==> flow/design.v <==
`timescale 1ns / 1ps
module rotator
    #( 
    parameter DATA_WIDTH    = 12,
    parameter ANGLE_WIDTH   = 16,
    parameter ROTATOR_NUMBER = 1
    )(  
    input                                   clk,
    input                                   rst,
    input  wire signed [DATA_WIDTH:0]       x_i,
    input  wire signed [DATA_WIDTH:0]       y_i,
    input  wire signed [ANGLE_WIDTH:0]      z_i,
    input              [1:0]                quarter_in,
    input  wire        [ANGLE_WIDTH:0]      atan,
    output reg signed  [DATA_WIDTH:0]       x_o,
    output reg signed  [DATA_WIDTH:0]       y_o,
    output reg signed  [ANGLE_WIDTH:0]      z_o,
    output reg         [1:0]                quarter_out
);
wire signed [DATA_WIDTH:0] shifted_x;
wire signed [DATA_WIDTH:0] shifted_y;
assign shifted_x = x_i >>> ROTATOR_NUMBER;
assign shifted_y = y_i >>> ROTATOR_NUMBER;
always@(posedge clk)begin
    if (rst) begin
        x_o <= 0;
        y_o <= 0;
        z_o <= 0;
        quarter_out <=0;
    end else begin
        quarter_out <= quarter_in;
        if (z_i > 0) begin
            x_o <= x_i - shifted_y;
            y_o <= y_i + shifted_x;
            z_o <= z_i - atan;
        end else begin
            x_o <= x_i + shifted_y;
            y_o <= y_i - shifted_x;
            z_o <= z_i + atan;
        end
    end
end
endmodule
`timescale 1ns / 1ps
module cordic#(
    parameter DATA_WIDTH    = 12,
    parameter ANGLE_WIDTH   = 16
    )(
    input                           clk,
    input                           rst,
    input  signed [DATA_WIDTH:0]    x_i,
    input         [1:0]             quarter_in,
    input         [ANGLE_WIDTH-1:0]   theta_i,  
    output signed [DATA_WIDTH:0]    x_o,
    output signed [DATA_WIDTH:0]    y_o,
    output        [1:0]             quarter_out
    );
parameter ROTATORS_COUNT = 16;
genvar i;
wire signed   [DATA_WIDTH:0]  x_wire     [ROTATORS_COUNT:0]; 
wire signed   [DATA_WIDTH:0]  y_wire     [ROTATORS_COUNT:0]; 
wire signed   [ANGLE_WIDTH:0] z_wire     [ROTATORS_COUNT:0]; 
wire          [1:0]           quarter    [ROTATORS_COUNT:0]; 
assign x_wire[0][DATA_WIDTH:0] = x_i[DATA_WIDTH:0];
assign y_wire[0][DATA_WIDTH:0] = 0;
assign z_wire[0][ANGLE_WIDTH:0] = theta_i[ANGLE_WIDTH-1:0];
assign quarter[0][1:0] = quarter_in[1:0];
assign x_o[DATA_WIDTH:0] = x_wire[ROTATORS_COUNT][DATA_WIDTH:0];
assign y_o[DATA_WIDTH:0] = y_wire[ROTATORS_COUNT][DATA_WIDTH:0];
assign quarter_out[1:0] = quarter[ROTATORS_COUNT][1:0];
generate
    for(i=0; i < ROTATORS_COUNT; i = i + 1) begin
        rotator
        #( 
        .DATA_WIDTH    (DATA_WIDTH),
        .ANGLE_WIDTH   (ANGLE_WIDTH),
        .ROTATOR_NUMBER(i)
        ) rotator (  
        .clk        ( clk ),
        .rst        ( rst ),
        .x_i        ( x_wire[i][DATA_WIDTH:0]   ),
        .y_i        ( y_wire[i][DATA_WIDTH:0]   ),
        .z_i        ( z_wire[i][ANGLE_WIDTH:0]  ),
        .quarter_in (quarter[i]                 ),
        .atan       ( tanangle(i)               ),
        .x_o        ( x_wire[i+1][DATA_WIDTH:0] ),
        .y_o        ( y_wire[i+1][DATA_WIDTH:0] ),
        .z_o        ( z_wire[i+1][ANGLE_WIDTH:0]),
        .quarter_out( quarter[i+1]              )
        );
    end
endgenerate
function [ANGLE_WIDTH:0] tanangle;
    input [3:0] i;
begin
    case (i)
    4'b0000: tanangle = 25723;  
    4'b0001: tanangle = 15204;  
    4'b0010: tanangle = 8028;  
    4'b0011: tanangle = 4076;  
    4'b0100: tanangle = 2045;  
    4'b0101: tanangle = 1022;  
    4'b0110: tanangle = 511;  
    4'b0111: tanangle = 256;  
    4'b1000: tanangle = 128;  
    4'b1001: tanangle = 65;  
    4'b1010: tanangle = 32;  
    4'b1011: tanangle = 16;  
    4'b1100: tanangle = 8;  
    4'b1101: tanangle = 4;  
    4'b1110: tanangle = 2;  
    4'b1111: tanangle = 1;  
    endcase
    end
endfunction
endmodule
`timescale 1ns / 1ps
module Sine_wave
    #(
        parameter DATA_WIDTH    = 12,
        parameter ANGLE_WIDTH   = 16
    )(
    input                       clk,
    input                       reset,
    input                       ce,
    input  [DATA_WIDTH:0]       ampl,  
    input  [ANGLE_WIDTH-1:0]    step,  
    output [DATA_WIDTH:0]    sin_wave,
    output [DATA_WIDTH:0]    cos_wave   
);
localparam  MID_LVL = 2 << (DATA_WIDTH-1);
localparam angle_90 = 51315; 
wire signed [DATA_WIDTH:0] Xo_cordic, Yo_cordic;
reg [ANGLE_WIDTH-1:0] angle ;
wire [1:0] quarter;
localparam QUARTER_1 = 0;
localparam QUARTER_2 = 1;
localparam QUARTER_3 = 2;
localparam QUARTER_4 = 3;
reg [2:0] state;
cordic # (
    .DATA_WIDTH    (DATA_WIDTH),
    .ANGLE_WIDTH   (ANGLE_WIDTH)
    ) cordic ( 
    .clk        ( clk), 
    .rst        ( reset      ),
    .x_i        ( ampl       ), 
    .quarter_in ( state      ),
    .theta_i    ( angle      ),
    .x_o        ( Xo_cordic  ), 
    .y_o        ( Yo_cordic  ),
    .quarter_out( quarter    )
);
assign sin_wave = (quarter == QUARTER_1) | (quarter == QUARTER_2) ? MID_LVL + Yo_cordic : MID_LVL -Yo_cordic;
assign cos_wave = (quarter == QUARTER_1) | (quarter == QUARTER_4) ? MID_LVL + Xo_cordic : MID_LVL -Xo_cordic;
always@(posedge clk)begin
    if (!ce) begin
    end else if (reset) begin
        state <= QUARTER_1;
        angle <= 0;
    end else begin
        case (state)
            QUARTER_1: begin
                if (angle < angle_90 - step)
                    angle <= angle + step;
                else begin
                    state <= QUARTER_2;
                end
            end
            QUARTER_2: begin
                if (angle > step)
                    angle <= angle - step;
                else begin
                    state <= QUARTER_3;
                end
            end
            QUARTER_3: begin
                if (angle < angle_90 - step)
                    angle <= angle + step;
                else begin
                    state <= QUARTER_4;
                end
            end
            QUARTER_4: begin
                if (angle > step)
                    angle <= angle - step;
                else begin
                    state <= QUARTER_1;
                end
            end
        endcase
    end
end
endmodule
==> flow/run.sh <==
#!/bin/bash
# the make line also repeats each setting of config.mk as NAME=value (left out here)
make -C /OpenROAD-flow-scripts/flow DESIGN_CONFIG=/design/flow/config.mk WORK_HOME=/design/flow/orfs CLKGATE_MAP_FILE= finish
==> flow/config.mk <==
export PLATFORM = sky130hd
export DESIGN_NAME = Sine_wave
export DESIGN_NICKNAME = Sine_wave
export VERILOG_FILES = /design/flow/design.v
export SDC_FILE = /design/flow/constraint.sdc
export NUM_CORES = 4
export LEC_CHECK = 0
export CAP_MARGIN = 20
export CORE_MARGIN = 2
export CORE_UTILIZATION = 40
export SETUP_SLACK_MARGIN = -0.35
export SLEW_MARGIN = 20
==> flow/constraint.sdc <==
create_clock -name core_clock -period 4.32 [get_ports {clk}]
set_input_delay 0.8640 -clock core_clock [delete_from_list [all_inputs] [get_ports {clk}]]
set_output_delay 0.8640 -clock core_clock [all_outputs]
set_load 0.01 [all_outputs]
==> reports/summary.json, run 1 <==
{
  "outcome": "finished clean",
  "yosys.cell_count.top_type": "sky130_fd_sc_hd__nor2_1",
  "ys_top_cells_by_count": "sky130_fd_sc_hd__nor2_1 (845), sky130_fd_sc_hd__dfxtp_1 (702), sky130_fd_sc_hd__ha_1 (635)",
  "drtIter0Drc": 2001,
  "groute.usage.overall_pct": 16.9,
  "timing.slew.headroom_pct": 38.6,
  "timing.rr.start": "cordic.genblk1[13].rotator.z_o[2]",
  "yosys_warnings": 19,
  "setup.worst_path.end_class": "primary output",
  "enable_flop_cells": 18,
  "critPathKind": "reg2out",
  "synth.cell_area_um2": 48900,
  "setup.worst_path.start_class": "flop",
  "finalMaxSlewViolations": 0,
  "routed_wire_length_per_instance_um": 14.3,
  "critical_path.cell_chain": "inv_1 -> ha_1 -> nand2_1 -> or3_1 -> o41ai_1 -> xor2_1 -> clkdlybuf4s50_1",
  "required_ps": 3460,
  "fin_nets": 6541,
  "cts-root-buf": "sky130_fd_sc_hd__clkbuf_16",
  "largest_net_degree_at_the_start_of_global_routing": 108,
  "chip_area_um2": 125000,
  "route.detailed.drc": 0,
  "route.final.wire_length_um": 108000,
  "critical_path_arrival_ps": 2920,
  "yosys_cells": 5742,
  "drt_pre_antenna_iters": 6,
  "worst_hold_path.num_cells": 1,
  "post_cts_resized": 0,
  "cts-buffers-inserted": 84,
  "finalWeightedCongestion": 0.873,
  "worst_clock_skew_ps": 32.4,
  "xor_area_share_pct": 10.6,
  "tritoncts": "done",
  "holdCritStartpoint": "cordic.genblk1[14].rotator.quarter_out[1]",
  "synth_top_area_share_pct": 28.7,
  "clkLatencyLatePin_ps": 650,
  "detailedPlacementHpwl_um": 84000,
  "num_antenna_cells": 0,
  "final_critical_path_setup_slack_ps": 535,
  "number_of_rows_created_at_floorplan": 128,
  "area_fraction_in_compound_gates_after_synthesis_pct": 18.2,
  "cp_num_cells": 7,
  "post_cts_buffers": 0,
  "yosys-stat-area_um2": 48900,
  "via_count": 39200,
  "maxCapViolCount": 0,
  "regToRegSetupSlack_ps": 540,
  "tightestPinTransition_ps": 909,
  "yosys_register_bits": 720,
  "post_place_cell_area_um2": 51700,
  "yosys-top-cells-area": "sky130_fd_sc_hd__dfxtp_1 (29%), sky130_fd_sc_hd__ha_1 (16%), sky130_fd_sc_hd__xnor2_1 (6.8%)",
  "synth_area_leader_cell": "sky130_fd_sc_hd__dfxtp_1",
  "rsz0062_at_grt": "false",
  "dp_slack_ps": -24.1,
  "detail-route-antenna-nets": 0,
  "cts.path.max_buffers": 3,
  "maxClockFrequency_mhz": 264,
  "core_area_um2": 122000,
  "die-width_um": 354,
  "finalHoldViolCount": 0,
  "grt_overflow_total": 0,
  "synth_async_sr_flop_share_pct": 0,
  "critical-path-slowest-cell": "sky130_fd_sc_hd__clkdlybuf4s50_1",
  "antenna_found_initial": 0,
  "postSynthAreaPerCell_um2": 8.52,
  "boundary_pin_count": 58,
  "ys_sh_mux_pct": 1.11,
  "global_route_wire_length_before_repair_um": 182000,
  "netlist-cell-type-count": 87,
  "crit_family": "buffers and inverters",
  "synth.cellmix.simpleShare_pct": 19.0,
  "critPathMaxFanout": 4,
  "cts.reportedPaths.clkPinSlew_ps": 60,
  "timing.final.crit_share_pct": 87.6,
  "final_cell_area_um2": 54600,
  "stage_log_warnings": 48,
  "holdBufCountCts": 0,
  "worst_setup_startpoint": "cordic.genblk1[15].rotator.x_o[0]",
  "syn_nets": 6455,
  "setup_violations": 0,
  "finalWorstPathRequiredPeriod_ps": 3780,
  "first_global_vias": 37800,
  "regToRegEndpoint": "cordic.genblk1[14].rotator.z_o[13]",
  "syn_to_final_growth_pct": 11.5,
  "number_of_input_and_output_port_buffers_inserted": 57,
  "flop_cell": "sky130_fd_sc_hd__dfxtp_1",
  "ctsHtreeMaxLevel": 3,
  "yosys.area_share.adder_pct": 18.1,
  "cts_sinks": 720,
  "path_buffers": 2,
  "hold_class": "reg2reg",
  "worstHoldEndpoint": "cordic.genblk1[15].rotator.quarter_out[1]",
  "fp_util_pct": 40.2,
  "top_logic_kind": "simple AND/OR/NAND/NOR gates",
  "cpPeakStageDelay_ps": 610,
  "routed_via_density": 5.22,
  "die_height_um": 354,
  "syn_inst": 5742,
  "worstRegToRegCells": 13,
  "critPathCapture": "cos_wave[12]",
  "synth-seq-area-share_pct": 29.8
}
routing by layer:
layer / global-route usage (%) / wire length, µm / vias to the layer above
met4: 4.60 / 2660 / 0
met5: 0 / 0 / -
met2: 28.6 / 49100 / 494
li1: - / - / 20600
met1: 22.5 / 52700 / 18000
met3: 2.15 / 3070 / 152
final cells by class:
type                    count  area [µm²]
flip-flops and latches    720       14600
well taps                1625        2030
repair buffers            135        1270
multi-input cells        4618       32800
fillers                 12000       67000
inverters                 269        1020
clock buffers             114        2400
clock inverters            35         450
per-stage QoR:
step           std cells  utilization, %  TNS, ps  hold slack, ps
2_1_floorplan       5742               -        0             414
3_3_place_gp        7367            42.5     -876             424
3_5_place_dp        7367            42.5     -358             422
4_1_cts             7516            44.9        0             423
5_1_grt             7516            44.9        0             439
6_report            7516            44.9        0             430
==> run 2: changes to the inputs <==
- CAP_MARGIN: 20 -> 5
- GPL_ROUTABILITY_DRIVEN: unset -> 0
- GPL_TIMING_DRIVEN: unset -> 0
- HOLD_SLACK_MARGIN: unset -> 0.01
- SETUP_SLACK_MARGIN: -0.35 -> 0.09
- TNS_END_PERCENT: unset -> 20
- clock period: 4.32 -> 5.0 ns (I/O delays scaled with it)
==> run 2 against run 1 <==
Net effect:
- clock skew is 6.2 ps lower
- sequential share of layout area is 0.051 points higher
- synthesized area stayed put
- setup slack worse by 220 ps
- synthesized cell count stayed put
- cell count is 0.82% higher
- global-route usage is 3.7 points higher
- non-clock buffer count is 59 higher
- register-to-register slack worse by 220 ps
- clock-buffer cell count is 7 lower
- first-iteration DRC count is 12% higher
- via count is 3.8% higher
==> reports/summary.json, run 2 <==
{
  "outcome": "finished clean",
  "critical_path_arrival_ps": 5200,
  "maxCapViolCount": 0,
  "drt_pre_antenna_iters": 5,
  "global_route_wire_length_before_repair_um": 209000,
  "antenna_found_initial": 2,
  "die_height_um": 354,
  "ys_sh_mux_pct": 1.11,
  "post_place_cell_area_um2": 51600,
  "synth_area_leader_cell": "sky130_fd_sc_hd__dfxtp_1",
  "tritoncts": "done",
  "stage_log_warnings": 47,
  "tightestPinTransition_ps": 1160,
  "synth-seq-area-share_pct": 29.8,
  "detailedPlacementHpwl_um": 104000,
  "first_global_vias": 39900,
  "yosys.cell_count.top_type": "sky130_fd_sc_hd__nor2_1",
  "fin_nets": 6597,
  "groute.usage.overall_pct": 20.6,
  "dp_slack_ps": 77.0,
  "detail-route-antenna-nets": 0,
  "critPathCapture": "cordic.genblk1[6].rotator.x_o[9]",
  "yosys-stat-area_um2": 48900,
  "grt_overflow_total": 0,
  "critical-path-slowest-cell": "sky130_fd_sc_hd__buf_1",
  "cp_num_cells": 12,
  "synth_async_sr_flop_share_pct": 0,
  "worst_setup_startpoint": "cordic.genblk1[5].rotator.z_o[0]",
  "placed_cells": 7426,
  "setup.worst_path.end_class": "flop",
  "path_buffers": 1,
  "setup_violations": 0,
  "worst_hold_path.num_cells": 1,
  "number_of_rows_created_at_floorplan": 128,
  "die-width_um": 354,
  "boundary_pin_count": 58,
  "synth.cellmix.simpleShare_pct": 19.0,
  "netlist-cell-type-count": 87,
  "timing.final.crit_share_pct": 93.7,
  "required_ps": 5510,
  "routed_via_density": 5.37,
  "ys_top_cells_by_count": "sky130_fd_sc_hd__nor2_1 (845), sky130_fd_sc_hd__dfxtp_1 (702), sky130_fd_sc_hd__ha_1 (635)",
  "cts.path.max_buffers": 3,
  "holdCritStartpoint": "cordic.genblk1[3].rotator.quarter_out[1]",
  "xor_area_share_pct": 10.6,
  "regToRegEndpoint": "cordic.genblk1[6].rotator.x_o[9]",
  "syn_inst": 5742,
  "yosys_cells": 5742,
  "worstRegToRegCells": 12,
  "route.final.wire_length_um": 132000,
  "cts.reportedPaths.clkPinSlew_ps": 60,
  "syn_nets": 6455,
  "finish.cell_count_without_fillers": 7578,
  "enable_flop_cells": 18,
  "yosys.area_share.adder_pct": 18.1,
  "fp_util_pct": 40.2,
  "syn_to_final_growth_pct": 11.3,
  "number_of_input_and_output_port_buffers_inserted": 56,
  "cts-buffers-inserted": 81,
  "largest_net_degree_at_the_start_of_global_routing": 25,
  "setup.worst_path.start_class": "flop",
  "drtIter0Drc": 2241,
  "final_cell_area_um2": 54500,
  "finalHoldViolCount": 0,
  "worst_clock_skew_ps": 26.2,
  "timing.rr.start": "cordic.genblk1[5].rotator.z_o[0]",
  "final_critical_path_setup_slack_ps": 316,
  "finalMaxSlewViolations": 0,
  "cts-root-buf": "sky130_fd_sc_hd__clkbuf_16",
  "core_area_um2": 122000,
  "ctsHtreeMaxLevel": 3,
  "regToRegSetupSlack_ps": 320,
  "via_count": 40700,
  "critPathKind": "reg2reg",
  "synth_top_area_share_pct": 28.7,
  "flop_cell": "sky130_fd_sc_hd__dfxtp_1",
  "cpPeakStageDelay_ps": 850,
  "cts_sinks": 720,
  "top_logic_kind": "simple AND/OR/NAND/NOR gates",
  "clkLatencyLatePin_ps": 650,
  "routed_wire_length_per_instance_um": 17.4,
  "synth.cell_area_um2": 48900,
  "finalWorstPathRequiredPeriod_ps": 4680,
  "route.detailed.drc": 0,
  "worstHoldEndpoint": "cordic.genblk1[4].rotator.quarter_out[1]",
  "postSynthAreaPerCell_um2": 8.52,
  "timing.slew.headroom_pct": 21.6,
  "rsz0062_at_grt": "true",
  "hold_class": "reg2reg",
  "yosys_register_bits": 720,
  "setup_total_negative_slack_ps": 0,
  "crit_family": "AND-OR/OR-AND gates",
  "chip_area_um2": 125000,
  "maxClockFrequency_mhz": 214,
  "critPathMaxFanout": 17,
  "critical_path.cell_chain": "nor4_1 -> a41oi_1 -> buf_1 -> o21ai_0 -> ha_1 -> a21oi_1 -> o21ai_0 -> a2111oi_0 -> nor2_1 -> a31oi_1 -> xor2_1 -> nor2_1",
  "area_fraction_in_compound_gates_after_synthesis_pct": 18.2,
  "yosys-top-cells-area": "sky130_fd_sc_hd__dfxtp_1 (29%), sky130_fd_sc_hd__ha_1 (16%), sky130_fd_sc_hd__xnor2_1 (6.8%)",
  "yosys_warnings": 19
}
-- run 2: metal layers --
metal	part of all wire [%]	vias up	GRT usage (%)	wire length, µm
met2	50	683	37.7	65700
met4	2.9	0	6.58	3800
met3	3.0	213	2.02	3970
li1	-	20700	-	-
met1	44	19100	25.1	58600
met5	0	-	0	0
-- run 2: layout make-up --
| class | instances | area [µm²] |
|---|---|---|
| inverter | 269 | 1020 |
| timing repair buffer | 59 | 623 |
| clock inverter | 43 | 519 |
| sequential | 720 | 14600 |
| fill | 11900 | 67100 |
| clock buffer | 107 | 2320 |
| antenna | 2 | 5.00 |
| buffer | 135 | 552 |
| multi-input combinational | 4618 | 32800 |
| tap | 1625 | 2030 |
-- run 2: per-stage QoR --
step	util, %	hold slack (ps)
2_1_floorplan	-	414
3_3_place_gp	42.4	416
3_5_place_dp	42.4	425
4_1_cts	44.8	438
5_1_grt	44.8	454
6_report	44.8	432
-- run 2: repair_timing --
item,4_1_cts,5_1_grt
endpoints found under the setup margin,1,20
hold buffers,0,0
endpoints found under the hold margin,0,0
setup buffers,0,0
resized,1,8
==> run 3: changes to the inputs <==
- ABC_AREA: unset -> 1
- CAP_MARGIN: 5 -> 20
- CORE_UTILIZATION: 40 -> 42
- GPL_ROUTABILITY_DRIVEN: 0 -> unset
- HOLD_SLACK_MARGIN: 0.01 -> unset
- PLACE_DENSITY: unset -> 0.36
- SETUP_SLACK_MARGIN: 0.09 -> 0.06
- SLEW_MARGIN: 20 -> 5
- TNS_END_PERCENT: 20 -> unset
- clock period: 5.0 -> 2.56 ns (I/O delays scaled with it)
==> run 3 against run 2 <==
Net effect:
- the layout now fails its checks (negative setup slack)
- synthesized area grew 3.9%
- worst hold slack lost 32 ps
- critical path depth grew 6
- global-route usage grew 6.7 points
- final area grew 41%
- non-clock buffer count grew 621
- clock-buffer cell count grew 8
- utilization grew 19 points
- critical path type unchanged
==> reports/summary.json, run 3 <==
{
  "ctsHtreeMaxLevel": 3,
  "maxClockFrequency_mhz": 366,
  "final_core_util_pct": 64.2,
  "maxCapViolCount": 0,
  "cts_sinks": 720,
  "syn_to_final_growth_pct": 51.5,
  "largest_net_degree_at_the_start_of_global_routing": 17,
  "ys_sh_mux_pct": 0,
  "worstHoldEndpoint": "cordic.genblk1[14].rotator.quarter_out[0]",
  "worst_setup_startpoint": "cordic.genblk1[1].rotator.z_o[3]",
  "die-width_um": 352,
  "final_critical_path_setup_slack_ps": -174,
  "worst_path_most_repeated_cell": "sky130_fd_sc_hd__nand3_1",
  "holdCritStartpoint": "cordic.genblk1[13].rotator.quarter_out[0]",
  "syn_nets": 8136,
  "cts-root-buf": "sky130_fd_sc_hd__clkbuf_16",
  "worst_clock_skew_ps": 35.7,
  "regToRegEndpoint": "cordic.genblk1[2].rotator.x_o[12]",
  "required_ps": 3180,
  "mi_logic_area_um2": 46500,
  "timing.slew.headroom_pct": 18.9,
  "timing.final.crit_share_pct": 107,
  "finalMaxSlewViolations": 0,
  "synth_top_area_share_pct": 27.6,
  "worstRegToRegCells": 18,
  "yosys-top-cells-area": "sky130_fd_sc_hd__dfxtp_1 (28%), sky130_fd_sc_hd__ha_1 (16%), sky130_fd_sc_hd__nand2_1 (10%)",
  "fp_util_pct": 42.4,
  "setup.worst_path.start_class": "flop",
  "regToRegSetupSlack_ps": -170,
  "grt_overflow_total": 0,
  "die_height_um": 352,
  "timing.rr.start": "cordic.genblk1[1].rotator.z_o[3]",
  "setup_violations": 83,
  "number_of_input_and_output_port_buffers_inserted": 56,
  "met1_length_um": 90000,
  "top_logic_kind": "simple AND/OR/NAND/NOR gates",
  "top_layer_used": "met4",
  "antenna_found_initial": 6,
  "yosys-stat-area_um2": 50800,
  "finalWorstPathRequiredPeriod_ps": 2730,
  "critical-path-slowest-cell": "sky130_fd_sc_hd__fa_2",
  "failed_checks": "negative setup slack",
  "drtIter0Drc": 3335,
  "routed_wire_length_per_instance_um": 18.9,
  "critPathKind": "reg2reg",
  "setup.worst_path.end_class": "flop",
  "postSynthAreaPerCell_um2": 6.85,
  "global_route_wire_length_before_repair_um": 270000,
  "drt_pre_antenna_iters": 6,
  "critPathMaxFanout": 6,
  "enable_flop_cells": 18,
  "yosys.area_share.adder_pct": 17.4,
  "synth_async_sr_flop_share_pct": 0,
  "critPathCapture": "cordic.genblk1[2].rotator.x_o[12]",
  "detail-route-antenna-nets": 0,
  "number_of_rows_created_at_floorplan": 127,
  "first_global_vias": 48400,
  "boundary_pin_count": 58,
  "xor_area_share_pct": 2.24,
  "yosys_cells": 7423,
  "flop_cell": "sky130_fd_sc_hd__dfxtp_1",
  "critical_path.cell_chain": "nor2_1 -> nand3_1 -> nor2_2 -> nand2_2 -> nand2_4 -> buf_8 -> clkinvlp_4 -> buf_4 -> nand2_2 -> o21ai_4 -> fa_2 -> nand3_2 -> nand2_4 -> nand3_1 -> o2111ai_2 -> nand3_1 -> nand2_1 -> nor2_2",
  "netlist-cell-type-count": 51,
  "cts-buffers-inserted": 85,
  "clkLatencyLatePin_ps": 700,
  "syn_inst": 7423,
  "detailedPlacementHpwl_um": 130000,
  "rsz0062_at_grt": "true",
  "yosys_register_bits": 720,
  "cp_num_cells": 18,
  "cpPeakStageDelay_ps": 360,
  "layout.area.seq_um2": 14900,
  "core_area_um2": 120000,
  "finalWeightedCongestion": 0.919,
  "outcome": "finished with violations",
  "path_buffers": 3,
  "routed_via_density": 5.38,
  "area_fraction_in_compound_gates_after_synthesis_pct": 19.9,
  "crit_family": "simple AND/OR/NAND/NOR gates",
  "holdBufCountCts": 0,
  "synth.cellmix.simpleShare_pct": 24.4,
  "worst_hold_path.num_cells": 2,
  "fin_nets": 8941,
  "via_count": 53400,
  "tightestPinTransition_ps": 1220,
  "synth-seq-area-share_pct": 28.7,
  "detailroute.wirelength.met3_um": 7860,
  "chip_area_um2": 124000,
  "critical_path_arrival_ps": 3350,
  "synth_area_leader_cell": "sky130_fd_sc_hd__dfxtp_1",
  "tritoncts": "done",
  "met2_length_um": 85100,
  "ys_top_cells_by_count": "sky130_fd_sc_hd__nand2_1 (1396), sky130_fd_sc_hd__nor2_1 (1007), sky130_fd_sc_hd__a21oi_1 (972)",
  "groute.usage.overall_pct": 27.2,
  "yosys.cell_count.top_type": "sky130_fd_sc_hd__nand2_1",
  "route.final.wire_length_um": 188000,
  "hold_class": "reg2reg",
  "yosys_warnings": 19,
  "stage_log_warnings": 51,
  "number_of_fill_cells_in_the_layout": 10300,
  "route.detailed.drc": 0,
  "finalHoldViolCount": 0,
  "cts.reportedPaths.clkPinSlew_ps": 70,
  "synth.cell_area_um2": 50800,
  "cts.path.max_buffers": 3
}
## run 3: final cells by class
class                           instances  share of cell area (%)
Timing Repair inverter                  2                  0.0179
Clock inverter                         42                   0.650
Timing Repair Buffer                  714                    8.42
Tap cell                             1612                    2.62
Clock buffer                          115                    3.27
Multi-Input combinational cell       5740                    60.4
Antenna cell                            2                 0.00650
Inverter                              864                    4.50
Buffer                                101                   0.806
Sequential cell                       720                    19.3
## run 3: per-stage QoR
step	area [µm²]	hold WS [ps]	std cells	setup TNS, ps	setup WS [ps]
3_3_place_gp	53500	392	9091	-201180	-1340
5_1_grt	77000	412	9910	-24830	-299
2_1_floorplan	50900	388	7423	-65.5	-4.09
4_1_cts	65000	400	9578	-3540	-134
6_report	77000	400	9912	-4620	-174
3_5_place_dp	53600	393	9096	-188980	-1340
## run 3: what timing repair did
item	CTS	global route
resized	1595	2284
setup endpoints to repair	517	456
pin swaps	416	943
setup buffers	312	341
cloned	14	3
## run 3: routing by layer
metal	vias to the layer above	GRT usage [%]
met4	0	6.44
met3	265	3.00
met1	25200	39.6
met2	1201	42.8
met5	-	0
li1	26700	-
==> run 4: changes to the inputs <==
- ABC_AREA: 1 -> unset
- CORE_UTILIZATION: 42 -> 66
- GPL_TIMING_DRIVEN: 0 -> unset
- PLACE_DENSITY: 0.36 -> unset
- SETUP_SLACK_MARGIN: 0.06 -> unset
- SLEW_MARGIN: 5 -> 20
- clock period: 2.56 -> 2.42 ns (I/O delays scaled with it)
==> run 4 against run 3 <==
Net effect:
- synthesized cell count down 23%
- the run now fails in clock tree synthesis (4_1_cts)
- die area down 38%
- synthesized area down 3.8%
==> reports/summary.json, run 4 <==
{
  "outcome": "stopped before the end",
  "last-stage-reached": "clock tree synthesis (4_1_cts)",
  "error_that_halted_the_flow": "[ERROR DPL-0038] Utilization greater than 100%, impossible to legalize",
  "fp_util_pct": 66.8,
  "yosys.area_share.adder_pct": 18.1,
  "synth-seq-area-share_pct": 29.8,
  "postSynthAreaPerCell_um2": 8.52,
  "number_of_input_and_output_port_buffers_inserted": 57,
  "detailedPlacementHpwl_um": 116000,
  "syn_inst": 5742,
  "yosys_warnings": 19,
  "die_height_um": 276,
  "top_logic_kind": "simple AND/OR/NAND/NOR gates",
  "yosys-stat-area_um2": 48900,
  "area_fraction_in_compound_gates_after_synthesis_pct": 18.2,
  "synth_top_area_share_pct": 28.7,
  "die-width_um": 276,
  "boundary_pin_count": 58,
  "synth_async_sr_flop_share_pct": 0,
  "yosys_cells": 5742,
  "synth_area_leader_cell": "sky130_fd_sc_hd__dfxtp_1",
  "syn_nets": 6455,
  "ys_sh_mux_pct": 1.11,
  "synth.cellmix.simpleShare_pct": 19.0,
  "enable_flop_cells": 18,
  "number_of_rows_created_at_floorplan": 99,
  "yosys.cell_count.top_type": "sky130_fd_sc_hd__nor2_1",
  "chip_area_um2": 76300,
  "core_area_um2": 73200,
  "flop_cell": "sky130_fd_sc_hd__dfxtp_1",
  "xor_area_share_pct": 10.6,
  "yosys-top-cells-area": "sky130_fd_sc_hd__dfxtp_1 (29%), sky130_fd_sc_hd__ha_1 (16%), sky130_fd_sc_hd__xnor2_1 (6.8%)",
  "yosys_register_bits": 720,
  "finalWeightedCongestion": 0.917,
  "synth.cell_area_um2": 48900,
  "ys_top_cells_by_count": "sky130_fd_sc_hd__nor2_1 (845), sky130_fd_sc_hd__dfxtp_1 (702), sky130_fd_sc_hd__ha_1 (635)",
  "netlist-cell-type-count": 87
}
-- run 4: per-stage QoR --
step / cells / hold WS (ps) / area (µm²) / setup slack, ps / util (%)
3_3_place_gp: 8319 / 417 / 66400 / -1290 / 90.7
2_1_floorplan: 5742 / 414 / 52500 / -798 / -
3_5_place_dp: 8319 / 424 / 66400 / -1340 / 90.7
==> run 5: changes to the inputs <==
- ABC_AREA: unset -> 1
- CELL_PAD_IN_SITES_DETAIL_PLACEMENT: unset -> 1
- CORE_ASPECT_RATIO: unset -> 0.99
- CORE_UTILIZATION: 66 -> 40
- CTS_CLUSTER_DIAMETER: unset -> 207
- GPL_ROUTABILITY_DRIVEN: unset -> 0
- clock period: 2.42 -> 3.53 ns (I/O delays scaled with it)
==> run 5 against run 4 <==
Net effect:
- now clean on timing, DRC and antenna
- synthesized area rose by 3.9%
- synthesized cell count rose by 29%
- die area rose by 70%
==> reports/summary.json, run 5 <==
{
  "outcome": "finished clean",
  "holdBufCountCts": 0,
  "met2_length_um": 77700,
  "critical_path.cell_chain": "inv_1 -> ha_2 -> inv_2 -> or2_2 -> xnor2_1 -> clkdlybuf4s50_1",
  "xor_area_share_pct": 2.24,
  "yosys-stat-area_um2": 50800,
  "final_cell_area_um2": 56500,
  "hold_class": "reg2reg",
  "crit_family": "buffers and inverters",
  "top_logic_kind": "simple AND/OR/NAND/NOR gates",
  "drt_pre_antenna_iters": 5,
  "rsz0062_at_grt": "true",
  "synth.cellmix.simpleShare_pct": 24.4,
  "die_height_um": 359,
  "timing.slew.headroom_pct": 49.7,
  "worst_setup_startpoint": "cordic.genblk1[15].rotator.quarter_out[1]",
  "dp_slack_ps": -176,
  "synth_async_sr_flop_share_pct": 0,
  "critPathCapture": "cos_wave[6]",
  "number_of_input_and_output_port_buffers_inserted": 57,
  "critical-path-slowest-cell": "sky130_fd_sc_hd__clkdlybuf4s50_1",
  "detailedPlacementHpwl_um": 119000,
  "met1_length_um": 64100,
  "tightestPinTransition_ps": 755,
  "yosys_register_bits": 720,
  "die-width_um": 362,
  "area_fraction_in_compound_gates_after_synthesis_pct": 19.9,
  "final_critical_path_setup_slack_ps": 157,
  "yosys.cell_count.top_type": "sky130_fd_sc_hd__nand2_1",
  "path_buffers": 3,
  "synth_area_leader_cell": "sky130_fd_sc_hd__dfxtp_1",
  "ys_top_cells_by_count": "sky130_fd_sc_hd__nand2_1 (1396), sky130_fd_sc_hd__nor2_1 (1007), sky130_fd_sc_hd__a21oi_1 (972)",
  "detailroute.wirelength.met3_um": 4100,
  "worstRegToRegCells": 17,
  "cts.reportedPaths.clkPinSlew_ps": 60,
  "holdCritStartpoint": "cordic.genblk1[10].rotator.quarter_out[0]",
  "critPathMaxFanout": 8,
  "maxClockFrequency_mhz": 296,
  "setup.worst_path.start_class": "flop",
  "setup.worst_path.end_class": "primary output",
  "routed_wire_length_per_instance_um": 16.4,
  "synth.cell_area_um2": 50800,
  "netlist-cell-type-count": 51,
  "regToRegEndpoint": "cordic.genblk1[5].rotator.y_o[12]",
  "maxCapViolCount": 0,
  "worst_hold_path.num_cells": 2,
  "yosys.area_share.adder_pct": 17.4,
  "finalWorstPathRequiredPeriod_ps": 3370,
  "cts_sinks": 720,
  "chip_area_um2": 130000,
  "finalMaxSlewViolations": 0,
  "ctsHtreeMaxLevel": 3,
  "syn_to_final_growth_pct": 11.1,
  "enable_flop_cells": 18,
  "antenna_found_initial": 0,
  "detail-route-antenna-nets": 0,
  "timing.rr.start": "cordic.genblk1[4].rotator.z_o[0]",
  "setup_violations": 0,
  "yosys-top-cells-area": "sky130_fd_sc_hd__dfxtp_1 (28%), sky130_fd_sc_hd__ha_1 (16%), sky130_fd_sc_hd__nand2_1 (10%)",
  "stage_log_warnings": 47,
  "via_count": 50400,
  "regToRegSetupSlack_ps": 290,
  "largest_net_degree_at_the_start_of_global_routing": 94,
  "route.final.wire_length_um": 152000,
  "required_ps": 2820,
  "post_place_cell_area_um2": 53700,
  "yosys_cells": 7423,
  "critical_path_arrival_ps": 2670,
  "cpPeakStageDelay_ps": 560,
  "num_antenna_cells": 0,
  "global_route_wire_length_before_repair_um": 254000,
  "synth-seq-area-share_pct": 28.7,
  "clkLatencyLatePin_ps": 700,
  "syn_nets": 8136,
  "tritoncts": "done",
  "synth_top_area_share_pct": 27.6,
  "first_global_vias": 52800,
  "drtIter0Drc": 2229,
  "final_core_util_pct": 44.7,
  "fp_util_pct": 40.2,
  "ys_sh_mux_pct": 0,
  "critPathKind": "reg2out",
  "yosys_warnings": 19,
  "route.detailed.drc": 0,
  "groute.usage.overall_pct": 23.2,
  "syn_inst": 7423,
  "cts-buffers-inserted": 83,
  "cts.path.max_buffers": 3,
  "cp_num_cells": 6,
  "routed_via_density": 5.44,
  "boundary_pin_count": 58,
  "cts-root-buf": "sky130_fd_sc_hd__clkbuf_16",
  "setup_total_negative_slack_ps": 0,
  "finalHoldViolCount": 0,
  "flop_cell": "sky130_fd_sc_hd__dfxtp_1",
  "number_of_rows_created_at_floorplan": 130,
  "number_of_fill_cells_in_the_layout": 16400,
  "grt_overflow_total": 0,
  "worst_clock_skew_ps": 36.6,
  "worstHoldEndpoint": "cordic.genblk1[11].rotator.quarter_out[0]",
  "top_layer_used": "met4",
  "core_area_um2": 127000,
  "timing.final.crit_share_pct": 95.6,
  "fin_nets": 8259,
  "postSynthAreaPerCell_um2": 6.85
}
run 5: metrics by stage:
step           hold WS (ps)  cells
2_1_floorplan           388   7423
3_3_place_gp            389   9103
6_report                370   9258
3_5_place_dp            398   9103
4_1_cts                 375   9250
5_1_grt                 393   9258
run 5: per-layer routing:
| metal | GRT usage [%] | up-vias |
|---|---|---|
| met2 | 44.6 | 709 |
| met3 | 2.65 | 343 |
| li1 | - | 25200 |
| met5 | 0 | - |
| met4 | 9.01 | 0 |
| met1 | 25.8 | 24100 |
run 5: final cells by class:
class	count	area (µm²)	area share, %
sequential	720	14600	25.8
clock inverter	34	370	0.655
inverter	864	3270	5.78
tap	1650	2060	3.65
timing repair buffer	139	1280	2.27
multi-input combinational	5738	32600	57.7
clock buffer	113	2350	4.16
run 5: repair_timing:
action | CTS | global route
setup endpoints to repair | 9 | 13
cloned | 0 | 0
pin swaps | 0 | 0
buffers inserted | 0 | 8
gates resized | 4 | 15
==> run 6: changes to the inputs <==
- ABC_AREA: 1 -> unset
- CELL_PAD_IN_SITES_DETAIL_PLACEMENT: 1 -> unset
- CORE_ASPECT_RATIO: 0.99 -> unset
- CORE_UTILIZATION: 40 -> 63
- CTS_CLUSTER_DIAMETER: 207 -> unset
- GPL_ROUTABILITY_DRIVEN: 0 -> unset
- SETUP_SLACK_MARGIN: unset -> 0.89
- clock period: 3.53 -> 3.42 ns (I/O delays scaled with it)
==> run 6 against run 5 <==
Net effect:
- critical endpoint is now cordic.genblk1[4].rotator.x_o[10]
- largest cell class unchanged
- the layout now fails its checks (negative setup slack)
- sequential share of layout area down 2.4 points
- cell count fell by 20%
- clock skew shrank 11 ps
- highest routed layer unchanged
==> reports/summary.json, run 6 <==
{
  "regToRegSetupSlack_ps": -60,
  "antenna_found_initial": 0,
  "synth.cell_area_um2": 48900,
  "critical_path_arrival_ps": 4030,
  "cts.path.max_buffers": 3,
  "synth.cellmix.simpleShare_pct": 19.0,
  "syn_to_final_growth_pct": 28.7,
  "drt_pre_antenna_iters": 6,
  "detailedPlacementHpwl_um": 82700,
  "synth_async_sr_flop_share_pct": 0,
  "final_critical_path_setup_slack_ps": -64.3,
  "timing.final.crit_share_pct": 102,
  "grt_overflow_total": 0,
  "synth-seq-area-share_pct": 29.8,
  "clkLatencyLatePin_ps": 640,
  "chip_area_um2": 79900,
  "netlist-cell-type-count": 87,
  "failed_checks": "negative setup slack",
  "synth_top_area_share_pct": 28.7,
  "ys_sh_mux_pct": 1.11,
  "worstHoldEndpoint": "cordic.genblk1[14].rotator.quarter_out[1]",
  "largest_net_degree_at_the_start_of_global_routing": 115,
  "holdBufCountCts": 0,
  "groute.usage.overall_pct": 28.4,
  "yosys_cells": 5742,
  "route.detailed.drc": 0,
  "rsz0062_at_grt": "true",
  "post_place_cell_area_um2": 53700,
  "fin_hold_ws_ps": 435,
  "required_ps": 3970,
  "finalWeightedCongestion": 0.894,
  "crit_family": "simple AND/OR/NAND/NOR gates",
  "ctsHtreeMaxLevel": 3,
  "yosys.cell_count.top_type": "sky130_fd_sc_hd__nor2_1",
  "fp_util_pct": 63.3,
  "stage_log_warnings": 53,
  "yosys-stat-area_um2": 48900,
  "worstRegToRegCells": 17,
  "final_cell_area_um2": 62900,
  "number_of_input_and_output_port_buffers_inserted": 57,
  "syn_inst": 5742,
  "route.final.wire_length_um": 126000,
  "holdCritStartpoint": "cordic.genblk1[13].rotator.quarter_out[1]",
  "finalHoldViolCount": 0,
  "worst_hold_path.num_cells": 1,
  "global_route_wire_length_before_repair_um": 192000,
  "finalMaxSlewViolations": 0,
  "ys_top_cells_by_count": "sky130_fd_sc_hd__nor2_1 (845), sky130_fd_sc_hd__dfxtp_1 (702), sky130_fd_sc_hd__ha_1 (635)",
  "placed_cells": 6943,
  "setup_violations": 5,
  "cts-root-buf": "sky130_fd_sc_hd__clkbuf_16",
  "tightestPinTransition_ps": 1010,
  "tritoncts": "done",
  "setup.worst_path.start_class": "flop",
  "enable_flop_cells": 18,
  "num_antenna_cells": 0,
  "boundary_pin_count": 58,
  "yosys.area_share.adder_pct": 18.1,
  "cts_sinks": 720,
  "area_fraction_in_compound_gates_after_synthesis_pct": 18.2,
  "finish.cell_count_without_fillers": 7368,
  "top_logic_kind": "simple AND/OR/NAND/NOR gates",
  "die_height_um": 283,
  "syn_nets": 6455,
  "drtIter0Drc": 2332,
  "worst_setup_startpoint": "cordic.genblk1[3].rotator.z_o[0]",
  "via_count": 43200,
  "setup_total_negative_slack_ps": -157,
  "yosys_warnings": 19,
  "maxClockFrequency_mhz": 287,
  "first_global_vias": 40800,
  "worst_clock_skew_ps": 26.1,
  "postSynthAreaPerCell_um2": 8.52,
  "cts.reportedPaths.clkPinSlew_ps": 60,
  "critical-path-slowest-cell": "sky130_fd_sc_hd__or4_4",
  "path_buffers": 5,
  "dp_slack_ps": -388,
  "maxCapViolCount": 0,
  "setup.worst_path.end_class": "flop",
  "worst_path_most_repeated_cell": "sky130_fd_sc_hd__buf_6",
  "critPathMaxFanout": 5,
  "critPathKind": "reg2reg",
  "detail-route-antenna-nets": 0,
  "cts-buffers-inserted": 80,
  "yosys-top-cells-area": "sky130_fd_sc_hd__dfxtp_1 (29%), sky130_fd_sc_hd__ha_1 (16%), sky130_fd_sc_hd__xnor2_1 (6.8%)",
  "critPathCapture": "cordic.genblk1[4].rotator.x_o[10]",
  "fin_nets": 6978,
  "number_of_rows_created_at_floorplan": 102,
  "hold_class": "reg2reg",
  "regToRegEndpoint": "cordic.genblk1[4].rotator.x_o[10]",
  "yosys_register_bits": 720,
  "final_core_util_pct": 81.5,
  "timing.rr.start": "cordic.genblk1[3].rotator.z_o[0]",
  "die-width_um": 283,
  "timing.slew.headroom_pct": 33.0,
  "critical_path.cell_chain": "or4_4 -> nor4_4 -> buf_6 -> buf_6 -> nor2_4 -> buf_6 -> buf_6 -> o31ai_4 -> xnor2_1 -> ha_2 -> nand3_2 -> o2111ai_2 -> a21oi_2 -> buf_4 -> o21bai_1 -> xnor2_1 -> nor2_1",
  "flop_cell": "sky130_fd_sc_hd__dfxtp_1",
  "core_area_um2": 77200,
  "routed_wire_length_per_instance_um": 17.1,
  "synth_area_leader_cell": "sky130_fd_sc_hd__dfxtp_1",
  "xor_area_share_pct": 10.6,
  "routed_via_density": 5.86,
  "finalWorstPathRequiredPeriod_ps": 3480,
  "cpPeakStageDelay_ps": 560,
  "outcome": "finished with violations",
  "cp_num_cells": 17
}
run 6: final cells by class:
cell class / instances / area, µm²
Clock inverter: 42 / 584
Tap cell: 1040 / 1300
Timing Repair inverter: 2 / 17.5
Multi-Input combinational cell: 4619 / 37900
Timing Repair Buffer: 573 / 5140
Clock buffer: 103 / 2210
Inverter: 269 / 1100
Fill cell: 4868 / 14300
Sequential cell: 720 / 14700
run 6: routing by layer:
layer,global-route usage (%),routed length [µm]
met3,3.39,4590
met1,36.5,55100
met4,7.73,3720
met2,50.0,62500
met5,0,0
run 6: repair_timing:
action / in CTS / in global routing
setup endpoints to repair: 461 / 486
pin swaps: 216 / 312
gates resized: 391 / 518
buffers inserted: 153 / 119
gates cloned: 6 / 2
==> run 7: changes to the inputs <==
- CORE_UTILIZATION: 63 -> 72
- CTS_CLUSTER_DIAMETER: unset -> 53
- SETUP_SLACK_MARGIN: 0.89 -> -0.09
- clock period: 3.42 -> 3.39 ns (I/O delays scaled with it)
==> run 7 against run 6 <==
Net effect:
- the layout still fails its checks (negative setup slack)
- clock-buffer cell count increased by 4
- synthesized area unchanged
- final area decreased by 8.4%
- die area decreased by 12%
- via count increased by 0.85%
- setup slack got worse by 40 ps
- synthesized cell count did not move
- global-route usage rose by 5.3 points
- critical path depth is 4 lower
- largest cell class unchanged
- highest routed layer unchanged
==> reports/summary.json, run 7 <==
{
  "globalRoute.busiestLayer": "met2",
  "synth_top_area_share_pct": 28.7,
  "drtIter0Drc": 2984,
  "failed_checks": "negative setup slack",
  "yosys.cell_count.top_type": "sky130_fd_sc_hd__nor2_1",
  "cpPeakStageDelay_ps": 570,
  "grt_overflow_total": 0,
  "die-width_um": 265,
  "critical_path.cell_chain": "or4_4 -> o41a_1 -> inv_2 -> buf_6 -> buf_4 -> a31oi_1 -> xor2_1 -> ha_1 -> o21a_1 -> a21oi_2 -> o21bai_1 -> xnor2_1 -> nor2_1",
  "setup.worst_path.end_class": "flop",
  "drt_pre_antenna_iters": 6,
  "number_of_fill_cells_in_the_layout": 3789,
  "antenna_found_initial": 0,
  "holdCritStartpoint": "cordic.genblk1[5].rotator.quarter_out[1]",
  "critPathMaxFanout": 7,
  "area_fraction_in_compound_gates_after_synthesis_pct": 18.2,
  "post_place_cell_area_um2": 53500,
  "holdBufCountCts": 0,
  "crit_family": "AND-OR/OR-AND gates",
  "maxCapViolCount": 0,
  "cts-root-buf": "sky130_fd_sc_hd__clkbuf_16",
  "outcome": "finished with violations",
  "worstRegToRegCells": 13,
  "finalHoldViolCount": 0,
  "fin_nets": 6928,
  "cts.reportedPaths.clkPinSlew_ps": 60,
  "enable_flop_cells": 18,
  "tritoncts": "done",
  "final_critical_path_setup_slack_ps": -104,
  "clkLatencyLatePin_ps": 650,
  "postSynthAreaPerCell_um2": 8.52,
  "routed_via_density": 6.09,
  "ys_sh_mux_pct": 1.11,
  "timing.slew.headroom_pct": 48.6,
  "critical_path_arrival_ps": 4000,
  "num_antenna_cells": 0,
  "worst_setup_startpoint": "cordic.genblk1[0].rotator.z_o[8]",
  "ys_top_cells_by_count": "sky130_fd_sc_hd__nor2_1 (845), sky130_fd_sc_hd__dfxtp_1 (702), sky130_fd_sc_hd__ha_1 (635)",
  "timing.rr.start": "cordic.genblk1[0].rotator.z_o[8]",
  "number_of_input_and_output_port_buffers_inserted": 57,
  "synth-seq-area-share_pct": 29.8,
  "finalMaxSlewViolations": 0,
  "hold_class": "reg2reg",
  "finalWeightedCongestion": 0.925,
  "yosys_register_bits": 720,
  "global_route_wire_length_before_repair_um": 200000,
  "number_of_rows_created_at_floorplan": 95,
  "placed_cells": 6975,
  "xor_area_share_pct": 10.6,
  "grt.met3_usage_pct": 3.89,
  "yosys.area_share.adder_pct": 18.1,
  "boundary_pin_count": 58,
  "route.final.wire_length_um": 125000,
  "die_height_um": 265,
  "critPathCapture": "cordic.genblk1[1].rotator.x_o[8]",
  "yosys_warnings": 19,
  "path_buffers": 3,
  "cts-buffers-inserted": 83,
  "worst_hold_path.num_cells": 1,
  "yosys_cells": 5742,
  "routed_wire_length_per_instance_um": 17.5,
  "rsz0062_at_grt": "true",
  "ctsHtreeMaxLevel": 3,
  "worstHoldEndpoint": "cordic.genblk1[6].rotator.quarter_out[1]",
  "syn_nets": 6455,
  "critical-path-slowest-cell": "sky130_fd_sc_hd__o41a_1",
  "setup.worst_path.start_class": "flop",
  "cp_num_cells": 13,
  "detail-route-antenna-nets": 0,
  "worst_clock_skew_ps": 34.9,
  "cts.path.max_buffers": 3,
  "synth_async_sr_flop_share_pct": 0,
  "chip_area_um2": 70000,
  "stage_log_warnings": 54,
  "syn_to_final_growth_pct": 17.9,
  "groute.usage.overall_pct": 33.7,
  "timing.final.crit_share_pct": 103,
  "syn_inst": 5742,
  "tightestPinTransition_ps": 771,
  "met1_track_demand_over_resource_in_global_routing_pct": 38.9,
  "largest_net_degree_at_the_start_of_global_routing": 104,
  "critPathKind": "reg2reg",
  "regToRegEndpoint": "cordic.genblk1[1].rotator.x_o[8]",
  "yosys-stat-area_um2": 48900,
  "required_ps": 3890,
  "core_area_um2": 67200,
  "setup_total_negative_slack_ps": -971,
  "finalWorstPathRequiredPeriod_ps": 3490,
  "setup_violations": 23,
  "finish.cell_count_without_fillers": 7155,
  "via_count": 43600,
  "netlist-cell-type-count": 87,
  "synth.cellmix.simpleShare_pct": 19.0,
  "cts_sinks": 720,
  "gr-usage-met2_pct": 62.5,
  "route.detailed.drc": 0,
  "dp_slack_ps": -737,
  "final_cell_area_um2": 57700,
  "yosys-top-cells-area": "sky130_fd_sc_hd__dfxtp_1 (29%), sky130_fd_sc_hd__ha_1 (16%), sky130_fd_sc_hd__xnor2_1 (6.8%)",
  "top_logic_kind": "simple AND/OR/NAND/NOR gates",
  "detailedPlacementHpwl_um": 87700,
  "synth.cell_area_um2": 48900,
  "regToRegSetupSlack_ps": -100,
  "first_global_vias": 43000,
  "fp_util_pct": 72.8,
  "synth_area_leader_cell": "sky130_fd_sc_hd__dfxtp_1",
  "maxClockFrequency_mhz": 286,
  "flop_cell": "sky130_fd_sc_hd__dfxtp_1"
}
-- run 7: through the flow --
step,hold WS [ps],util (%)
2_1_floorplan,414,-
3_3_place_gp,415,79.6
3_5_place_dp,424,79.6
4_1_cts,415,84.3
5_1_grt,430,85.9
6_report,412,85.9
-- run 7: final cells by class --
type	instances	area, µm²	area share, %
Multi-Input combinational cell	4618	33700	58.4
Clock inverter	45	627	1.09
Clock buffer	107	2370	4.11
Sequential cell	720	14600	25.3
Inverter	269	1020	1.77
Timing Repair Buffer	523	4280	7.42
Tap cell	873	1090	1.89
-- run 7: routing by layer --
layer	part of all wire [%]	up-vias
li1	-	21400
met4	4.2	0
met2	51	1256
met3	4.4	375
met1	41	20600
met5	0	-
-- run 7: repair_timing --
| action | in CTS | in global routing |
|---|---|---|
| setup endpoints to repair | 24 | 144 |
| gates cloned | 0 | 0 |
| pin swaps | 6 | 87 |
| buffers inserted | 4 | 29 |
| resized | 28 | 185 |
==> run 8: changes to the inputs <==
- CTS_CLUSTER_DIAMETER: 53 -> 337
- CTS_CLUSTER_SIZE: unset -> 48
- PLACE_DENSITY_LB_ADDON: unset -> 0.0
- SETUP_SLACK_MARGIN: -0.09 -> 0.68
- clock period: 3.39 -> 2.42 ns (I/O delays scaled with it)
==> run 8 against run 7 <==
Net effect:
- the run now fails in clock tree synthesis (4_1_cts)
- synthesized cell count did not move
- synthesized area unchanged
- die area unchanged
==> reports/summary.json, run 8 <==
{
  "outcome": "stopped before the end",
  "last-stage-reached": "clock tree synthesis (4_1_cts)",
  "error_that_halted_the_flow": "[ERROR DPL-0038] Utilization greater than 100%, impossible to legalize",
  "postSynthAreaPerCell_um2": 8.52,
  "xor_area_share_pct": 10.6,
  "die_height_um": 265,
  "fp_util_pct": 72.8,
  "finalWeightedCongestion": 0.991,
  "die-width_um": 265,
  "yosys_register_bits": 720,
  "dp_slack_ps": -3670,
  "syn_inst": 5742,
  "enable_flop_cells": 18,
  "yosys-top-cells-area": "sky130_fd_sc_hd__dfxtp_1 (29%), sky130_fd_sc_hd__ha_1 (16%), sky130_fd_sc_hd__xnor2_1 (6.8%)",
  "number_of_input_and_output_port_buffers_inserted": 57,
  "netlist-cell-type-count": 87,
  "flop_cell": "sky130_fd_sc_hd__dfxtp_1",
  "synth_area_leader_cell": "sky130_fd_sc_hd__dfxtp_1",
  "chip_area_um2": 70000,
  "ys_top_cells_by_count": "sky130_fd_sc_hd__nor2_1 (845), sky130_fd_sc_hd__dfxtp_1 (702), sky130_fd_sc_hd__ha_1 (635)",
  "post_place_cell_area_um2": 65400,
  "synth.cell_area_um2": 48900,
  "yosys.cell_count.top_type": "sky130_fd_sc_hd__nor2_1",
  "yosys_warnings": 19,
  "ys_sh_mux_pct": 1.11,
  "core_area_um2": 67200,
  "top_logic_kind": "simple AND/OR/NAND/NOR gates",
  "synth_async_sr_flop_share_pct": 0,
  "detailedPlacementHpwl_um": 158000,
  "number_of_rows_created_at_floorplan": 95,
  "syn_nets": 6455,
  "yosys_cells": 5742,
  "synth.cellmix.simpleShare_pct": 19.0,
  "yosys.area_share.adder_pct": 18.1,
  "synth_top_area_share_pct": 28.7,
  "boundary_pin_count": 58,
  "area_fraction_in_compound_gates_after_synthesis_pct": 18.2,
  "placed_cells": 8252,
  "synth-seq-area-share_pct": 29.8,
  "yosys-stat-area_um2": 48900
}
==> run 9: changes to the inputs <==
- CTS_CLUSTER_DIAMETER: 337 -> 212
- CTS_CLUSTER_SIZE: 48 -> unset
- PLACE_DENSITY_LB_ADDON: 0.0 -> unset
- SETUP_SLACK_MARGIN: 0.68 -> unset
- clock period: 2.42 -> 3.04 ns (I/O delays scaled with it)
==> run 9 against run 8 <==
Net effect:
- the run fails in global routing (5_1_grt)
- synthesized area did not move
- die area did not move
- synthesized cell count did not move
==> reports/summary.json, run 9 <==
{
  "outcome": "stopped before the end",
  "last-stage-reached": "global routing (5_1_grt)",
  "error_that_halted_the_flow": "[ERROR GRT-0116] Global routing finished with congestion. Check the congestion regions in the DRC Viewer.",
  "number_of_input_and_output_port_buffers_inserted": 57,
  "xor_area_share_pct": 10.6,
  "enable_flop_cells": 18,
  "yosys.cell_count.top_type": "sky130_fd_sc_hd__nor2_1",
  "cts_sinks": 720,
  "synth.cell_area_um2": 48900,
  "yosys-stat-area_um2": 48900,
  "area_fraction_in_compound_gates_after_synthesis_pct": 18.2,
  "synth.cellmix.simpleShare_pct": 19.0,
  "detailedPlacementHpwl_um": 98600,
  "yosys-top-cells-area": "sky130_fd_sc_hd__dfxtp_1 (29%), sky130_fd_sc_hd__ha_1 (16%), sky130_fd_sc_hd__xnor2_1 (6.8%)",
  "netlist-cell-type-count": 87,
  "flop_cell": "sky130_fd_sc_hd__dfxtp_1",
  "postSynthAreaPerCell_um2": 8.52,
  "yosys_warnings": 19,
  "synth_top_area_share_pct": 28.7,
  "ys_top_cells_by_count": "sky130_fd_sc_hd__nor2_1 (845), sky130_fd_sc_hd__dfxtp_1 (702), sky130_fd_sc_hd__ha_1 (635)",
  "finalWeightedCongestion": 0.921,
  "post_place_cell_area_um2": 58200,
  "synth_area_leader_cell": "sky130_fd_sc_hd__dfxtp_1",
  "ys_sh_mux_pct": 1.11,
  "synth_async_sr_flop_share_pct": 0,
  "grt_overflow_total": 929,
  "holdBufCountCts": 0,
  "synth-seq-area-share_pct": 29.8,
  "die_height_um": 265,
  "die-width_um": 265,
  "fp_util_pct": 72.8,
  "syn_nets": 6455,
  "cts-root-buf": "sky130_fd_sc_hd__clkbuf_16",
  "placed_cells": 7520,
  "core_area_um2": 67200,
  "chip_area_um2": 70000,
  "syn_inst": 5742,
  "boundary_pin_count": 58,
  "yosys.area_share.adder_pct": 18.1,
  "yosys_register_bits": 720,
  "top_logic_kind": "simple AND/OR/NAND/NOR gates",
  "cts.path.max_buffers": 3,
  "number_of_rows_created_at_floorplan": 95,
  "groute.usage.overall_pct": 87.0,
  "yosys_cells": 5742,
  "cts-buffers-inserted": 77,
  "ctsHtreeMaxLevel": 3
}
## run 9: layer usage
metal  GRT overflow  global-route usage (%)
met1             17                    83.2
met2            516                     101
met3             41                    75.0
met4            353                    95.7
met5              2                    43.0
## run 9: metrics by stage
stage | setup WS (ps) | hold WS [ps]
3_3_place_gp | -697 | 418
4_1_cts | -403 | 420
2_1_floorplan | -180 | 414
3_5_place_dp | -789 | 425
## run 9: timing repair
item	4_1_cts
endpoints found under the hold margin	0
setup buffers	162
cloned	3
resized	709
setup endpoints to repair	309
pin swaps	375
==> run 10: changes to the inputs <==
- CORE_UTILIZATION: 72 -> 71
- CTS_CLUSTER_DIAMETER: 212 -> unset
- PLACE_DENSITY: unset -> 0.62
- SETUP_SLACK_MARGIN: unset -> 0.22
- clock period: 3.04 -> 3.48 ns (I/O delays scaled with it)
==> run 10 against run 9 <==
Net effect:
- now fails the layout checks on negative setup slack
- synthesized cell count unchanged
- synthesized area unchanged
- die area up 1.4%
==> reports/summary.json, run 10 <==
{
  "outcome": "finished with violations",
  "failed_checks": "negative setup slack",
  "syn_to_final_growth_pct": 23.1,
  "area_fraction_in_compound_gates_after_synthesis_pct": 18.2,
  "number_of_input_and_output_port_buffers_inserted": 57,
  "setup_total_negative_slack_ps": -1240,
  "largest_net_degree_at_the_start_of_global_routing": 140,
  "synth.cellmix.simpleShare_pct": 19.0,
  "timing.rr.start": "cordic.genblk1[4].rotator.z_o[3]",
  "xor_area_share_pct": 10.6,
  "timing.slew.headroom_pct": 42.7,
  "finalMaxSlewViolations": 0,
  "num_antenna_cells": 0,
  "setup.worst_path.end_class": "flop",
  "worst_hold_path.num_cells": 1,
  "critical-path-slowest-cell": "sky130_fd_sc_hd__a2111oi_0",
  "finalWeightedCongestion": 0.915,
  "yosys.area_share.adder_pct": 18.1,
  "yosys.cell_count.top_type": "sky130_fd_sc_hd__nor2_1",
  "yosys-stat-area_um2": 48900,
  "cts-root-buf": "sky130_fd_sc_hd__clkbuf_16",
  "worstHoldEndpoint": "cordic.genblk1[4].rotator.quarter_out[0]",
  "synth.cell_area_um2": 48900,
  "worst_clock_skew_ps": 29.5,
  "cts-buffers-inserted": 77,
  "chip_area_um2": 71000,
  "die-width_um": 266,
  "final_core_util_pct": 88.1,
  "critPathCapture": "cordic.genblk1[5].rotator.z_o[8]",
  "finish.cell_count_without_fillers": 7172,
  "synth_top_area_share_pct": 28.7,
  "tightestPinTransition_ps": 860,
  "cp_num_cells": 12,
  "synth_area_leader_cell": "sky130_fd_sc_hd__dfxtp_1",
  "worst_path_most_repeated_cell": "sky130_fd_sc_hd__a21o_1",
  "holdCritStartpoint": "cordic.genblk1[3].rotator.quarter_out[0]",
  "crit_family": "AND-OR/OR-AND gates",
  "fp_util_pct": 71.6,
  "required_ps": 3980,
  "flop_cell": "sky130_fd_sc_hd__dfxtp_1",
  "rsz0062_at_grt": "true",
  "critPathMaxFanout": 9,
  "antenna_found_initial": 0,
  "maxClockFrequency_mhz": 273,
  "regToRegEndpoint": "cordic.genblk1[5].rotator.z_o[8]",
  "number_of_rows_created_at_floorplan": 96,
  "cts.path.max_buffers": 3,
  "netlist-cell-type-count": 87,
  "route.final.wire_length_um": 140000,
  "postSynthAreaPerCell_um2": 8.52,
  "yosys-top-cells-area": "sky130_fd_sc_hd__dfxtp_1 (29%), sky130_fd_sc_hd__ha_1 (16%), sky130_fd_sc_hd__xnor2_1 (6.8%)",
  "final_critical_path_setup_slack_ps": -187,
  "synth-seq-area-share_pct": 29.8,
  "timing.final.crit_share_pct": 105,
  "dp_slack_ps": -757,
  "routed_via_density": 6.36,
  "syn_nets": 6455,
  "ys_sh_mux_pct": 1.11,
  "routed_wire_length_per_instance_um": 19.6,
  "first_global_vias": 41500,
  "ys_top_cells_by_count": "sky130_fd_sc_hd__nor2_1 (845), sky130_fd_sc_hd__dfxtp_1 (702), sky130_fd_sc_hd__ha_1 (635)",
  "drt_pre_antenna_iters": 6,
  "global_route_wire_length_before_repair_um": 192000,
  "synth_async_sr_flop_share_pct": 0,
  "tritoncts": "done",
  "yosys_register_bits": 720,
  "enable_flop_cells": 18,
  "worstRegToRegCells": 12,
  "yosys_cells": 5742,
  "setup_violations": 22,
  "syn_inst": 5742,
  "via_count": 45600,
  "cts_sinks": 720,
  "boundary_pin_count": 58,
  "fin_nets": 6943,
  "detail-route-antenna-nets": 0,
  "cpPeakStageDelay_ps": 590,
  "fin_hold_ws_ps": 443,
  "grt_overflow_total": 0,
  "route.detailed.drc": 0,
  "path_buffers": 2,
  "maxCapViolCount": 0,
  "groute.usage.overall_pct": 32.0,
  "detailedPlacementHpwl_um": 84500,
  "hold_class": "reg2reg",
  "critical_path_arrival_ps": 4170,
  "placed_cells": 6856,
  "regToRegSetupSlack_ps": -190,
  "core_area_um2": 68300,
  "setup.worst_path.start_class": "flop",
  "number_of_fill_cells_in_the_layout": 3448,
  "yosys_warnings": 19,
  "die_height_um": 266,
  "clkLatencyLatePin_ps": 650,
  "stage_log_warnings": 54,
  "finalHoldViolCount": 0,
  "top_logic_kind": "simple AND/OR/NAND/NOR gates",
  "cts.reportedPaths.clkPinSlew_ps": 70,
  "critPathKind": "reg2reg",
  "worst_setup_startpoint": "cordic.genblk1[4].rotator.z_o[3]",
  "finalWorstPathRequiredPeriod_ps": 3670,
  "critical_path.cell_chain": "nor4_4 -> a41oi_4 -> clkinv_2 -> buf_4 -> ha_1 -> a21o_1 -> a21o_1 -> a21o_1 -> a2111oi_0 -> nor3_1 -> xnor2_1 -> nor2_1",
  "ctsHtreeMaxLevel": 3,
  "drtIter0Drc": 3589
}
## run 10: what timing repair did
item / in CTS / in global routing
cloned: 2 / 5
resized: 167 / 568
pin swaps: 54 / 289
setup endpoints to repair: 136 / 233
buffers inserted: 54 / 116
hold buffers: 0 / 0
## run 10: per-stage QoR
stage | cell area, µm²
final | 60200
after global routing | 60200
after CTS | 56600
after detailed placement | 52700
after global placement | 52700
after floorplan | 49100
## run 10: metal layers
| metal | wire length, µm | track usage, % | up-vias |
|---|---|---|---|
| met5 | 0 | 0 | - |
| met4 | 9170 | 13.6 | 0 |
| met3 | 8120 | 3.61 | 714 |
| met2 | 70000 | 59.7 | 1980 |
| met1 | 53200 | 36.9 | 21500 |
| li1 | - | - | 21400 |
## run 10: area by class of cell
cell class	count	area, µm²	area share [%]
clock buffers	102	2200	3.66
repair inverters	2	17.5	0.0291
repair buffers	540	4690	7.79
flip-flops and latches	720	14600	24.3
well taps	882	1100	1.83
inverters	269	1050	1.74
clock inverters	37	539	0.896
multi-input cells	4620	36000	59.8
